==> inputs of v13 <==
## axi_timer_averager
module axi_timer_averager #(
    parameter integer DEFAULT_SAMPLES_SERIE = 2,
    parameter integer S_AXI_LITE_DATA_WIDTH = 32  ,
    parameter integer S_AXI_LITE_ADDR_WIDTH = 32
) (
    input  logic                                 CLK               ,
    input  logic                                 RESETN            ,
    input  logic [    S_AXI_LITE_ADDR_WIDTH-1:0] S_AXI_LITE_AWADDR ,
    input  logic [                          2:0] S_AXI_LITE_AWPROT ,
    input  logic                                 S_AXI_LITE_AWVALID,
    output logic                                 S_AXI_LITE_AWREADY,
    input  logic [    S_AXI_LITE_DATA_WIDTH-1:0] S_AXI_LITE_WDATA  ,
    input  logic [(S_AXI_LITE_DATA_WIDTH/8)-1:0] S_AXI_LITE_WSTRB  ,
    input  logic                                 S_AXI_LITE_WVALID ,
    output logic                                 S_AXI_LITE_WREADY ,
    output logic [                          1:0] S_AXI_LITE_BRESP  ,
    output logic                                 S_AXI_LITE_BVALID ,
    input  logic                                 S_AXI_LITE_BREADY ,
    input  logic [    S_AXI_LITE_ADDR_WIDTH-1:0] S_AXI_LITE_ARADDR ,
    input  logic [                          2:0] S_AXI_LITE_ARPROT ,
    input  logic                                 S_AXI_LITE_ARVALID,
    output logic                                 S_AXI_LITE_ARREADY,
    output logic [    S_AXI_LITE_DATA_WIDTH-1:0] S_AXI_LITE_RDATA  ,
    output logic [                          1:0] S_AXI_LITE_RRESP  ,
  ...
clock: 8.0 ns
lec_check: 0
cap_margin: 20
core_margin: 5
core_utilization: 40
cts_cluster_diameter: 33
cts_cluster_size: 43
gpl_timing_driven: 0
min_routing_layer: met2
place_density_lb_addon: 0.29
slew_margin: 25
run.sh (not shown) runs the stock make flow with config.mk's settings and CLKGATE_MAP_FILE=.
==> v22: changes against v13 <==
==> flow/config.mk (replaced) <==
export PLATFORM = sky130hd
export DESIGN_NAME = axi_timer_averager
export DESIGN_NICKNAME = axi_timer_averager
export VERILOG_FILES = /design/flow/design.v
export SDC_FILE = /design/flow/constraint.sdc
export NUM_CORES = 4
export LEC_CHECK = 0
export CAP_MARGIN = 20
export CELL_PAD_IN_SITES_DETAIL_PLACEMENT = 0
export CELL_PAD_IN_SITES_GLOBAL_PLACEMENT = 2
export CORE_MARGIN = 2
export CORE_UTILIZATION = 63
export CTS_CLUSTER_DIAMETER = 374
export CTS_CLUSTER_SIZE = 99
export GPL_ROUTABILITY_DRIVEN = 1
export PLACE_DENSITY = 0.37
export SLEW_MARGIN = 20
==> flow/constraint.sdc (replaced) <==
create_clock -name core_clock -period 5.49 [get_ports {CLK}]
set_input_delay 1.0980 -clock core_clock [delete_from_list [all_inputs] [get_ports {CLK}]]
set_output_delay 1.0980 -clock core_clock [all_outputs]
set_load 0.01 [all_outputs]
==> v30: changes against v13 <==
==> flow/config.mk (replaced) <==
export PLATFORM = sky130hd
export DESIGN_NAME = axi_timer_averager
export DESIGN_NICKNAME = axi_timer_averager
export VERILOG_FILES = /design/flow/design.v
export SDC_FILE = /design/flow/constraint.sdc
export NUM_CORES = 4
export LEC_CHECK = 0
export CAP_MARGIN = 20
export CELL_PAD_IN_SITES_DETAIL_PLACEMENT = 0
export CELL_PAD_IN_SITES_GLOBAL_PLACEMENT = 2
export CORE_MARGIN = 2
export CORE_UTILIZATION = 46
export CTS_CLUSTER_SIZE = 99
export GPL_ROUTABILITY_DRIVEN = 1
export SLEW_MARGIN = 20
==> flow/constraint.sdc (replaced) <==
create_clock -name core_clock -period 5.49 [get_ports {CLK}]
set_input_delay 1.0980 -clock core_clock [delete_from_list [all_inputs] [get_ports {CLK}]]
set_output_delay 1.0980 -clock core_clock [all_outputs]
set_load 0.01 [all_outputs]
==> v23: changes against v13 <==
==> flow/config.mk (replaced) <==
export PLATFORM = sky130hd
export DESIGN_NAME = axi_timer_averager
export DESIGN_NICKNAME = axi_timer_averager
export VERILOG_FILES = /design/flow/design.v
export SDC_FILE = /design/flow/constraint.sdc
export NUM_CORES = 4
export LEC_CHECK = 0
export ABC_AREA = 1
export CAP_MARGIN = 35
export CELL_PAD_IN_SITES_DETAIL_PLACEMENT = 2
export CELL_PAD_IN_SITES_GLOBAL_PLACEMENT = 1
export CORE_MARGIN = 2
export CORE_UTILIZATION = 35
export CTS_CLUSTER_SIZE = 13
export GPL_ROUTABILITY_DRIVEN = 0
export GPL_TIMING_DRIVEN = 0
export HOLD_SLACK_MARGIN = 0.18
export MAX_ROUTING_LAYER = met4
export MIN_ROUTING_LAYER = met1
export PLACE_DENSITY_LB_ADDON = 0.13
export SETUP_SLACK_MARGIN = -0.31
export SLEW_MARGIN = 35
export TNS_END_PERCENT = 45
==> Slide: Implementation Results <==
Run Summary

Run status
  – Run status: stopped before the end
  – Fail Step: global placement without I/O
  – Halt Reason: [ERROR GPL-0301] Utilization 120.643 % exceeds 100%.

Synth
  – Post-synth top cells: nor2_1, dfxtp_1, clkbuf_1
  – Synth area leaders: dfxtp_1, a221oi_1, a22oi_1, a22o_1, mux2i_1
  – Top area contributor share: 0.297
  – AND/OR/NAND/NOR Cells, Area Fraction: 0.184
  – Yosys cell types: 94
  – Yosys synthesis chip area: 0.0284 mm²
  – Xor+xnor area frac: 0.0280
[end of results for v22]
==> Slide: Implementation Results <==
Run Summary

Synth
  – Cell taking the most area after synthesis: dfxtp_1
  – AND/OR/NAND/NOR Cells, Area Fraction: 0.342
  – Syn Area/Cell: 5.88 µm²
  – Xor+xnor area frac: 0.0211
  – Top area contributor share: 0.267
  – Post-synth top cells: nand2_1, nor2_1, o22ai_1

Run status
  – Fail Step: global routing
  – Run status: stopped before the end
[end of results for v23]
==> Slide: Implementation Results <==
Run Summary

Synth
  – Yosys cell types: 94
  – Xor+xnor area frac: 0.0280
  – Top area contributor share: 0.297

Run status
  – Halt Reason: [ERROR GRT-0116] Global routing finished with congestion. Check the congestion regions in the DRC Viewer.
  – Fail Step: global routing
  – Run status: stopped before the end
[end of results for v13]
==> Slide: Implementation Results <==
Physical Implementation Snapshot

Final layout
  – Flop count: 421
  – Sequential Area: 0.00844 mm²

Synth
  – AND-OR/OR-AND Cells, Area Fraction: 0.346
  – Synth area leaders: dfxtp_1, a221oi_1, a22oi_1, a22o_1, mux2i_1
  – AND/OR/NAND/NOR Cells, Area Fraction: 0.184
  – Xor+xnor area frac: 0.0280
  – Top area contributor share: 0.297
  – Yosys synthesis chip area: 0.0284 mm²

Run status
  – Run status: complete, no violations

Global routing
  – Total track usage: 0.434

Power and ir drop
  – VDD IR-drop max: 224 µV
[end of results for v30]
No activity file was given, so power comes from the tool's default toggle rates.
